==> inputs of run a <==
// top_module_d11
module top_module_d11(
    i_clk,
    i_reset,
    i_start,
    i_load,
    i_enc_dec,
    i_pt1,
    i_pt2,
    i_key1,
    i_key2,
    i_r,
    o_ct1,
    o_ct2,
    o_done
);
input  i_start;
input  i_clk;
input  i_reset;
input  i_enc_dec;
input  i_load;
input  [191 : 0] i_r;
input  [63 : 0] i_pt1;
input  [63 : 0] i_pt2;
input  [127 : 0] i_key1;
input  [127 : 0] i_key2;
output wire [63 : 0] o_ct1;
output wire [63 : 0] o_ct2;
output wire o_done;
parameter IDLE = 2'b0, ROUND_FW = 2'b10, ROUND_BW = 2'b11, HALT = 2'b01;
reg [3 : 0] rnd_cnt;
reg [3 : 0] rnd_next;
reg  subrnd_cnt;
reg  subrnd_next;
reg [1 : 0] state;
reg [1 : 0] next_state;
reg done_reg;
reg done_next;
reg sel1, sel2, sel3, sel4;
reg [3 : 0] rc_sel;
wire rk_sel;
wire [3 : 0] rc_in_xor;
reg enc_dec_reg;
reg enc_dec_next;
wire  [63:0] RCarray [15 : 0];
reg [63 : 0] RC_in;
assign  RCarray[0]  =  64'h0;
assign  RCarray[1]  =  64'h0;
assign  RCarray[2]  =  64'h0;
assign  RCarray[3]  =  64'h13198a2e03707344;
assign  RCarray[4]  =  64'ha4093822299f31d0;
assign  RCarray[5]  =  64'h082efa98ec4e6c89;
assign  RCarray[6]  =  64'h452821e638d01377;
assign  RCarray[7]  =  64'hbe5466cf34e90c6c;
assign  RCarray[8]  =  64'h7ef84f78fd955cb1;
assign  RCarray[9]  =  64'h85840851f1ac43aa;
assign  RCarray[10] =  64'hc882d32f25323c54;
assign  RCarray[11] =  64'h64a51195e0e3610d;
assign  RCarray[12] =  64'hd3b5a399ca0c2399;
assign  RCarray[13] =  64'hc0ac29b7c97c50dd;
assign  RCarray[14]  =  64'h0;
assign  RCarray[15]  =  64'h0;
always @(rc_sel or RCarray[12] or RCarray[13] or RCarray[2] or
         RCarray[3] or RCarray[4] or RCarray[5] or RCarray[6] or 
         RCarray[7] or RCarray[8] or RCarray[9] or RCarray[10] or 
         RCarray[11] or RCarray[0] or RCarray[1] or RCarray[14] or 
         RCarray[15])
    RC_in = RCarray[rc_sel];
wire [63 : 0] in_reg_next1;
wire [63 : 0] in_reg_next2;
wire [63 : 0] in_reg_out1;
wire [63 : 0] in_reg_out2;
wire [15 : 0] sbox_out1_b1;
wire [15 : 0] sbox_out2_b1;
wire [15 : 0] sbox_out3_b1;
wire [15 : 0] sbox_out4_b1;
wire [15 : 0] sbox_out5_b1;
wire [15 : 0] sbox_out6_b1;
wire [15 : 0] sbox_out7_b1;
wire [15 : 0] sbox_out8_b1;
  ...
clock: 10.1 ns
lec_check: 0
cap_margin: 20
cell_pad_in_sites_global_placement: 1
core_margin: 9
core_utilization: 35
gpl_routability_driven: 1
hold_slack_margin: 0.04
max_routing_layer: met5
place_density_lb_addon: 0.25
setup_slack_margin: 1.82
slew_margin: 20
tns_end_percent: 90
run.sh (not shown) runs the stock make flow with config.mk's settings and CLKGATE_MAP_FILE=.
==> run b (differences from run a) <==
ABC_AREA = 1   (was unset)
CELL_PAD_IN_SITES_GLOBAL_PLACEMENT = unset   (was 1)
CORE_MARGIN = 2   (was 9)
CORE_UTILIZATION = 58   (was 35)
CTS_CLUSTER_DIAMETER = 253   (was unset)
GPL_ROUTABILITY_DRIVEN = unset   (was 1)
HOLD_SLACK_MARGIN = unset   (was 0.04)
MAX_ROUTING_LAYER = unset   (was met5)
PLACE_DENSITY_LB_ADDON = unset   (was 0.25)
SETUP_SLACK_MARGIN = unset   (was 1.82)
TNS_END_PERCENT = unset   (was 90)
==> flow/constraint.sdc (replaced) <==
create_clock -name core_clock -period 3.7 [get_ports {i_clk}]
set_input_delay 0.7400 -clock core_clock [delete_from_list [all_inputs] [get_ports {i_clk}]]
set_output_delay 0.7400 -clock core_clock [all_outputs]
set_load 0.01 [all_outputs]
==> impl_metrics.ini <==
; flow metrics
[cells_and_area]
nets = 9957
comb_cells = 5938
area_delta_synth_final_pct = 38.4

[critical_path]
critPathBufInv = 18

[timing]
postLayoutSetupSlackWorst_ns = -1.17
finalSetupViolations = 242

[status]
status = failed layout checks
so_faults = setup timing
(the above is from run b)
==> impl_metrics.ini <==
; flow metrics
[critical_path]
critPathBufInv = 2

[cells_and_area]
nets = 6989
area_delta_synth_final_pct = 21.9
comb_cells = 4518

[status]
status = finished clean
(the above is from run a)

* * *

==> v16 <==
top_module_d11 again, from the RTL that the note above started with.
clock: 2.4 ns
lec_check: 0
abc_area: 0
cap_margin: 25
cell_pad_in_sites_global_placement: 3
core_aspect_ratio: 1.46
core_margin: 2
core_utilization: 72
cts_cluster_diameter: 134
cts_cluster_size: 14
hold_slack_margin: 0.01
place_density_lb_addon: 0.0
slew_margin: 25
==> inputs of v36, as changes to v16 <==
Settings changed: CORE_MARGIN 2 to 8, CORE_UTILIZATION 72 to 30, CTS_CLUSTER_SIZE 14 to not set, PLACE_DENSITY set to 0.4, PLACE_DENSITY_LB_ADDON 0.0 to not set.
==> flow/constraint.sdc (replaced) <==
create_clock -name core_clock -period 3.51 [get_ports {i_clk}]
set_input_delay 0.7020 -clock core_clock [delete_from_list [all_inputs] [get_ports {i_clk}]]
set_output_delay 0.7020 -clock core_clock [all_outputs]
set_load 0.01 [all_outputs]
==> qor summary <==
Cell Rows: v16 125; v36 194
Total cell area reported by yosys after synthesis: v16 57600 sq um; v36 57600 sq um
Outcome: v16 stopped before the end; v36 finished with violations
Stage where the flow stopped: v16 3_1_place_gp_skip_io; v36 -
Layout check failures: v16 -; v36 setup timing
Chip area: v16 82300 sq um; v36 207000 sq um
Top cell type by instance count after synthesis: v16 xnor2_1; v36 xnor2_1
Gate count after technology mapping: v16 5861; v36 5861
Max-area cell share: v16 20.0%; v36 20.0%
Seq cells post-synth: v16 907; v36 907
Area fraction in xor and xnor cells: v16 30.6%; v36 30.6%
Multiplexer area fraction after synthesis: v16 9.32%; v36 9.32%
Post-synthesis share of cell area spent on and-or and or-and gates: v16 9.00%; v36 9.00%
Standard cell core area: v16 79500 sq um; v36 191000 sq um
Count of instantiated cells in the yosys netlist: v16 5861; v36 5861
Area leader, netlist: v16 xnor2_1; v36 xnor2_1
Die Span Y: v16 346 um; v36 546 um
Post-synthesis sequential area ratio: v16 38.3%; v36 38.3%
Initial Util: v16 72.5%; v36 30.2%
Synthesized Nets: v16 6480; v36 6480
Count of library flops with an enable pin: v16 384; v36 384
Die outline width: v16 238 um; v36 379 um

* * *

==> job 1067: inputs <==
Starting RTL as in the previous note.
==> flow/config.mk <==
export PLATFORM = sky130hd
export DESIGN_NAME = top_module_d11
export DESIGN_NICKNAME = top_module_d11
export VERILOG_FILES = /design/flow/design.v
export SDC_FILE = /design/flow/constraint.sdc
export NUM_CORES = 4
export LEC_CHECK = 0
export ABC_AREA = 0
export CAP_MARGIN = 40
export CELL_PAD_IN_SITES_GLOBAL_PLACEMENT = 0
export CORE_ASPECT_RATIO = 1.15
export CORE_MARGIN = 2
export CORE_UTILIZATION = 72
export CTS_CLUSTER_DIAMETER = 134
export CTS_CLUSTER_SIZE = 57
export HOLD_SLACK_MARGIN = 0.01
export PLACE_DENSITY_LB_ADDON = 0.0
export SETUP_SLACK_MARGIN = 0.7
export SLEW_MARGIN = 15
export TNS_END_PERCENT = 40
==> flow/constraint.sdc <==
create_clock -name core_clock -period 2.4 [get_ports {i_clk}]
set_input_delay 0.4800 -clock core_clock [delete_from_list [all_inputs] [get_ports {i_clk}]]
set_output_delay 0.4800 -clock core_clock [all_outputs]
set_load 0.01 [all_outputs]
==> job 8096: changes against job 1067 <==
==> flow/config.mk (replaced) <==
export PLATFORM = sky130hd
export DESIGN_NAME = top_module_d11
export DESIGN_NICKNAME = top_module_d11
export VERILOG_FILES = /design/flow/design.v
export SDC_FILE = /design/flow/constraint.sdc
export NUM_CORES = 4
export LEC_CHECK = 0
export ABC_AREA = 0
export CAP_MARGIN = 25
export CELL_PAD_IN_SITES_GLOBAL_PLACEMENT = 0
export CORE_ASPECT_RATIO = 1.46
export CORE_MARGIN = 2
export CORE_UTILIZATION = 54
export CTS_CLUSTER_DIAMETER = 134
export HOLD_SLACK_MARGIN = 0.01
export SLEW_MARGIN = 25
==> flow/constraint.sdc (replaced) <==
create_clock -name core_clock -period 3.51 [get_ports {i_clk}]
set_input_delay 0.7020 -clock core_clock [delete_from_list [all_inputs] [get_ports {i_clk}]]
set_output_delay 0.7020 -clock core_clock [all_outputs]
set_load 0.01 [all_outputs]
==> job 1077: changes against job 1067 <==
==> flow/config.mk (replaced) <==
export PLATFORM = sky130hd
export DESIGN_NAME = top_module_d11
export DESIGN_NICKNAME = top_module_d11
export VERILOG_FILES = /design/flow/design.v
export SDC_FILE = /design/flow/constraint.sdc
export NUM_CORES = 4
export LEC_CHECK = 0
export CAP_MARGIN = 20
export CORE_MARGIN = 2
export CORE_UTILIZATION = 58
export SLEW_MARGIN = 20
==> flow/constraint.sdc (replaced) <==
create_clock -name core_clock -period 3.38 [get_ports {i_clk}]
set_input_delay 0.6760 -clock core_clock [delete_from_list [all_inputs] [get_ports {i_clk}]]
set_output_delay 0.6760 -clock core_clock [all_outputs]
set_load 0.01 [all_outputs]
==> results <==
quantity	job 1077	job 8096	job 1067
Sequential cell count of the final layout	907	907	-
Global routing met3 resource utilization	13.9%	8.54%	-
Arrival time of the worst setup path	4.88 ns	3.50 ns	-
Logic share of the area	47.5%	47.5%	-
Count of pins over their slew limit	0	0	-
Number of warnings in the stage logs	38	34	-
Antenna Violating Nets Remaining	0	0	-
Die width	319 µm	274 µm	268 µm
Invs w/o clock	61	61	-
Logic depth of the worst setup path including buffers	21	14	-
Vias per std cell	6.60	5.89	-
Register-to-register setup slack	-1.03 ns	-0.54 ns	-
Storage cell area	0.0221 mm²	0.0221 mm²	-
Outcome	failed layout checks	failed layout checks	did not finish
Stage where the flow stopped	-	-	clock tree synthesis
Violated checks	negative setup slack	negative setup slack	-
Global-route wire length before repair	359 mm	340 mm	-

* * *

==> inputs of maple <==
Starting RTL as in the previous note.
Design top_module_d11, start of the top module:
module top_module_d11(
    i_clk,
    i_reset,
    i_start,
    i_load,
    i_enc_dec,
    i_pt1,
    i_pt2,
    i_key1,
    i_key2,
    i_r,
    o_ct1,
    o_ct2,
    o_done
);
export LEC_CHECK = 0
export CAP_MARGIN = 20
export CORE_MARGIN = 2
export CORE_UTILIZATION = 70
export CTS_CLUSTER_DIAMETER = 347
export CTS_CLUSTER_SIZE = 37
export HOLD_SLACK_MARGIN = 0.3
export SETUP_SLACK_MARGIN = 0.86
export SLEW_MARGIN = 20
create_clock -name core_clock -period 3.31 [get_ports {i_clk}]
==> indigo: changes against maple <==
--- a/flow/config.mk
+++ b/flow/config.mk
@@ -5,11 +5,14 @@
 export SDC_FILE = /design/flow/constraint.sdc
 export NUM_CORES = 4
 export LEC_CHECK = 0
+export ABC_AREA = 1
 export CAP_MARGIN = 20
+export CORE_ASPECT_RATIO = 0.81
 export CORE_MARGIN = 2
-export CORE_UTILIZATION = 70
+export CORE_UTILIZATION = 72
 export CTS_CLUSTER_DIAMETER = 347
 export CTS_CLUSTER_SIZE = 37
 export HOLD_SLACK_MARGIN = 0.3
+export PLACE_DENSITY_LB_ADDON = 0.05
 export SETUP_SLACK_MARGIN = 0.86
 export SLEW_MARGIN = 20
==> flow/constraint.sdc (replaced) <==
create_clock -name core_clock -period 3.25 [get_ports {i_clk}]
set_input_delay 0.6500 -clock core_clock [delete_from_list [all_inputs] [get_ports {i_clk}]]
set_output_delay 0.6500 -clock core_clock [all_outputs]
set_load 0.01 [all_outputs]
==> qor summary <==
Number of standard-cell rows in the floorplan: indigo 95; maple 105
Die H: indigo 264 microns; maple 291 microns
Post-synthesis instance total: indigo 7808; maple 5861
Count of instantiated cells in the yosys netlist: indigo 7808; maple 5861
Die X: indigo 326 microns; maple 291 microns
Weighted congestion at the end of routability-driven global placement: indigo 1.24; maple 1.12
Chip area: indigo 0.0861 sq mm; maple 0.0846 sq mm
Core Footprint: indigo 0.0830 sq mm; maple 0.0818 sq mm
Area fraction of the dominant cell type after synthesis: indigo 19.1%; maple 20.0%
Xor/xnor cell area share of the yosys netlist: indigo 21.0%; maple 30.6%
Cell area after synthesis: indigo 0.0603 sq mm; maple 0.0576 sq mm
Nets in the synthesized netlist: indigo 8427; maple 6480
Outcome: indigo stopped before the end; maple stopped before the end
Last stage reached: indigo global routing (5_1_grt); maple clock tree synthesis (4_1_cts)
Post-placement cell area: indigo 0.0744 sq mm; maple 0.0722 sq mm
Synth Area in Adders: indigo 0.822%; maple 1.09%
Total half-perimeter wirelength after legalization and detailed placement: indigo 216000 microns; maple 185000 microns
Unique masters post-synth: indigo 67; maple 95
Area fraction in compound gates after synthesis: indigo 8.99%; maple 9.00%
Place WS: indigo -0.783 ns; maple -0.758 ns
Largest area contributor in the synthesized netlist: indigo sky130_fd_sc_hd__edfxtp_1; maple sky130_fd_sc_hd__xnor2_1
Area figure in the yosys stat output: indigo 0.0603 sq mm; maple 0.0576 sq mm
Post-Syn Area per Cell: indigo 7.72 sq um; maple 9.83 sq um
Share of synthesized area spent on multiplexers: indigo 3.76%; maple 9.32%
Cell count after placement: indigo 10100; maple 8110
Most popular library cell in the synthesized design by count: indigo sky130_fd_sc_hd__nand2_1; maple sky130_fd_sc_hd__xnor2_1
Simple Share, Synth: indigo 22.6%; maple 8.60%
Sequential cell area fraction in the yosys report: indigo 36.6%; maple 38.3%

* * *

==> inputs of job 8261 <==
top_module_d11 again, from the RTL that the note above started with.
export LEC_CHECK = 0
export ABC_AREA = 1
export CAP_MARGIN = 20
export CORE_MARGIN = 2
export CORE_UTILIZATION = 72
export CTS_CLUSTER_DIAMETER = 374
export CTS_CLUSTER_SIZE = 99
export PLACE_DENSITY = 0.37
export SETUP_SLACK_MARGIN = 0.1
export SLEW_MARGIN = 20
create_clock -name core_clock -period 3.57 [get_ports {i_clk}]
==> inputs of job 867, as changes to job 8261 <==
==> flow/config.mk (replaced) <==
export PLATFORM = sky130hd
export DESIGN_NAME = top_module_d11
export DESIGN_NICKNAME = top_module_d11
export VERILOG_FILES = /design/flow/design.v
export SDC_FILE = /design/flow/constraint.sdc
export NUM_CORES = 4
export LEC_CHECK = 0
export CAP_MARGIN = 20
export CORE_MARGIN = 2
export CORE_UTILIZATION = 40
export SETUP_SLACK_MARGIN = 0.1
export SLEW_MARGIN = 20
==> flow/constraint.sdc (replaced) <==
create_clock -name core_clock -period 6.0 [get_ports {i_clk}]
set_input_delay 1.2000 -clock core_clock [delete_from_list [all_inputs] [get_ports {i_clk}]]
set_output_delay 1.2000 -clock core_clock [all_outputs]
set_load 0.01 [all_outputs]
==> qor summary <==
	job 8261	job 867
Placed Instances	10000	8236
XOR/XNOR Fraction of Synth Area	21.0%	30.6%
Part of the Yosys area used for sequential elements	36.6%	38.3%
Library cell with the highest instance count after synthesis	nand2_1	xnor2_1
Simple Share, Synth	22.6%	8.60%
Yosys stat chip area	60300 um^2	57600 um^2
Post-synthesis instance area	60300 um^2	57600 um^2
Adder-cell share of the synthesized area	0.822%	1.09%
Initial core utilization	72.4%	40.2%
Worst slack after detailed placement	-0.553 ns	0.291 ns
Run status	aborted with a tool error	no timing/DRC/antenna violations
Last stage reached	global routing	-
DIE WIDTH	293 um	384 um
AO/OA Area Share	8.99%	9.00%
Number of standard cells reported by yosys	7808	5861
Total Die Area	86100 um^2	147000 um^2
Cell count after synthesis	7808	5861
Setup Buffers After CTS	154	0
Core Box Area	83300 um^2	143000 um^2
Library cells used by synthesis	67	95
Library cell with the largest summed area after synthesis	edfxtp_1	xnor2_1
Area share, top type	19.1%	20.0%
